Setup of red:
## ted
module ted
(
	input         clk,				 
	input         reset,
	input  [15:0] addr_in,
	output [15:0] addr_out,
	input   [7:0] data_in,
	output  [7:0] data_out,
	input         rw,
	output        cpuclk,			 
	output  [6:0] color,				 
	output        csync,
	output reg    hsync,
	output reg    vsync,
	output reg    hblank,
	output reg    vblank_out,
	input         wide,
	output        ce_pix,
	output        irq,
	output        ba,
	output reg    cs_io,
	output reg    cs_ram,
	output reg    cs0,
	output reg    cs1,
	output reg    aec,
	output  [4:0] snd,
	output        pal,
	input   [7:0] k,
	input   [1:0] tvmode,
	output        cpuenable			 
);
parameter TIMER1LO=6'h00;
parameter TIMER1HI=6'h01;
parameter TIMER2LO=6'h02;
parameter TIMER2HI=6'h03;
parameter TIMER3LO=6'h04;
parameter TIMER3HI=6'h05;
parameter CONTROL1=6'h06;
parameter CONTROL2=6'h07;
parameter KEYLATCH=6'h08;
parameter IRQ		=6'h09;
parameter IRQEN	=6'h0A;
parameter RASTER	=6'h0B;
parameter CURPOSHI=6'h0C;
parameter CURPOSLO=6'h0D;
parameter CH1FREQLO=6'h0E;
parameter CH2FREQLO=6'h0F;
parameter CH2FREQHI=6'h10;
parameter SOUNDCTRL=6'h11;
parameter BMAPBASE=6'h12;
parameter CHARBASE=6'h13;
parameter VIDEOBASE=6'h14;
parameter BGCOLOR0=6'h15;
parameter BGCOLOR1=6'h16;
parameter BGCOLOR2=6'h17;
parameter BGCOLOR3=6'h18;
parameter EXCOLOR=6'h19;
parameter CHARPOSRELOADHI=6'h1A;
parameter CHARPOSRELOADLO=6'h1B;
parameter VSCANPOSHI=6'h1C;
parameter VSCANPOSLO=6'h1D;
parameter HSCANPOS=6'h1E;
parameter FLASH_VERTSUB=6'h1F;
parameter ROMEN=6'h3E;
parameter RAMEN=6'h3F;
localparam IDLE=3'b000,THALT1=3'b001,THALT2=3'b010,THALT3=3'b011,TDMA=3'b100;
reg [2:0] dma_state,dma_nextstate;			 
reg [15:0] timer1,timer1_reload;													 
reg [15:0] timer2;																			 
reg [15:0] timer3;																			 
reg test,ecm,bmm,den,rsel;										 
reg [2:0] yscroll;																				 
reg bmm_reg,ecm_reg;																	 
reg reverse,stop,mcm,csel;									          
reg [2:0] xscroll;																				 
reg reverse_reg,mcm_reg;																 
reg [7:0] keylatch;																			 
reg Cnt1Irq,Cnt2Irq,Cnt3Irq,RasterIrq;
wire LPIrq=1'b1;				 
reg enCnt1Irq,enCnt2Irq,enCnt3Irq,enRasterIrq;
wire enLPIrq=1'b0; 	 
reg [8:0] RasterCmp;																			 
  ...
clock: 10.0 ns
lec_check: 0
abc_area: 1
cap_margin: 20
core_aspect_ratio: 1.5
core_margin: 2
core_utilization: 40
cts_cluster_size: 73
slew_margin: 20
run.sh (not shown) runs the stock make flow with config.mk's settings and CLKGATE_MAP_FILE=.
[inputs] blue vs red
Settings: removing CORE_ASPECT_RATIO (formerly 1.5); removing ABC_AREA (formerly 1); removing CTS_CLUSTER_SIZE (formerly 73); changing the clock period (ns, I/O delays scaled along) from 10.0 to 5.95.
Notes after the runs:
No stage failed in blue, and the final checks on the layout all came back clean.
red ended with every stage complete and zero timing, DRC or antenna violations.
Taking red as 1.0, blue lands at 1.7 on net switching component of the power.
clkdlybuf4s50_1 as the cell with the biggest individual delay on the critical path was reported by blue, and ha_1 by red.
~same sequential fraction of the synthesis area in blue and red
Dominant kind of cell by area: multi-input combinational cells -> blue, registers -> red
blue gives more initial antenna violation count than red did.
Reported for blue and red, fraction of synthesis flops using an asynchronous set or reset pin turned out identical to the last digit.
Critical path arrival was higher in the run labelled red.
Measured against red, the count of clock-net buffers in the final layout of blue comes out at 1.19 times the reference value.
Compared with red, in blue worst setup slack saw a decrease; global-route usage saw a decrease; area added between synthesis and finish saw an increase; critical path depth saw an increase.
Slew at the pin closest to its max-slew limit (blue over red): increase, 0.27 ns
A worst setup path startpoint of phicounter[0] is what red shows, while ch2en belongs to blue.

========
ted again, from the RTL that the note above started with.
clock: 3.31 ns
lec_check: 0
abc_area: 1
cap_margin: 40
core_aspect_ratio: 0.7
core_margin: 2
core_utilization: 72
cts_cluster_diameter: 365
cts_cluster_size: 11
hold_slack_margin: 0.29
place_density: 0.39
setup_slack_margin: 0.99
slew_margin: 20
tns_end_percent: 5
Edit:
==> flow/config.mk (replaced) <==
export PLATFORM = sky130hd
export DESIGN_NAME = ted
export DESIGN_NICKNAME = ted
export VERILOG_FILES = /design/flow/design.v
export SDC_FILE = /design/flow/constraint.sdc
export NUM_CORES = 4
export LEC_CHECK = 0
export CAP_MARGIN = 20
export CORE_MARGIN = 2
export CORE_UTILIZATION = 40
export SLEW_MARGIN = 20
==> flow/constraint.sdc (replaced) <==
create_clock -name core_clock -period 3.5 [get_ports {clk}]
set_input_delay 0.7000 -clock core_clock [delete_from_list [all_inputs] [get_ports {clk}]]
set_output_delay 0.7000 -clock core_clock [all_outputs]
set_load 0.01 [all_outputs]
After rerunning:
- wire length drops by 8.3%
- combinational power drops by 25%
- synthesized area hardly moves
- worst setup slack gets worse by 0.11 ns
Edit:
--- a/flow/config.mk
+++ b/flow/config.mk
@@ -8,4 +8,4 @@
 export CAP_MARGIN = 20
 export CORE_MARGIN = 2
-export CORE_UTILIZATION = 40
+export CORE_UTILIZATION = 59
 export SLEW_MARGIN = 20
==> flow/constraint.sdc (replaced) <==
create_clock -name core_clock -period 4.54 [get_ports {clk}]
set_input_delay 0.9080 -clock core_clock [delete_from_list [all_inputs] [get_ports {clk}]]
set_output_delay 0.9080 -clock core_clock [all_outputs]
set_load 0.01 [all_outputs]
Outcome: Setup slack improves by 0.29 ns; synthesized area stays the same; final cell count drops by 8.0%; power goes down by 26%; global-route usage is higher by 7.9 points; sequential share of layout area is higher by 1.6 points; flip-flop count does not change; critical path depth rises by 4; die size is lower by 32%.
Edit:
--- a/flow/config.mk
+++ b/flow/config.mk
@@ -8,4 +8,6 @@
 export CAP_MARGIN = 20
 export CORE_MARGIN = 2
-export CORE_UTILIZATION = 59
+export CORE_UTILIZATION = 70
+export CTS_CLUSTER_SIZE = 43
+export SETUP_SLACK_MARGIN = 0.87
 export SLEW_MARGIN = 20
==> flow/constraint.sdc (replaced) <==
create_clock -name core_clock -period 3.49 [get_ports {clk}]
set_input_delay 0.6980 -clock core_clock [delete_from_list [all_inputs] [get_ports {clk}]]
set_output_delay 0.6980 -clock core_clock [all_outputs]
set_load 0.01 [all_outputs]
Result: Worst setup slack degrades by 0.014 ns. Non-clock buffer count increases by 139. First-iteration DRC count increases by 32%. Clock skew came out higher by 0.012 ns. Cell count falls by 0.78%. Count of clock-buffer cells in the layout shrinks by 5. Combinational power climbs by about 40%.
Power figures rest on the tool's default switching activity, not on a simulated workload.
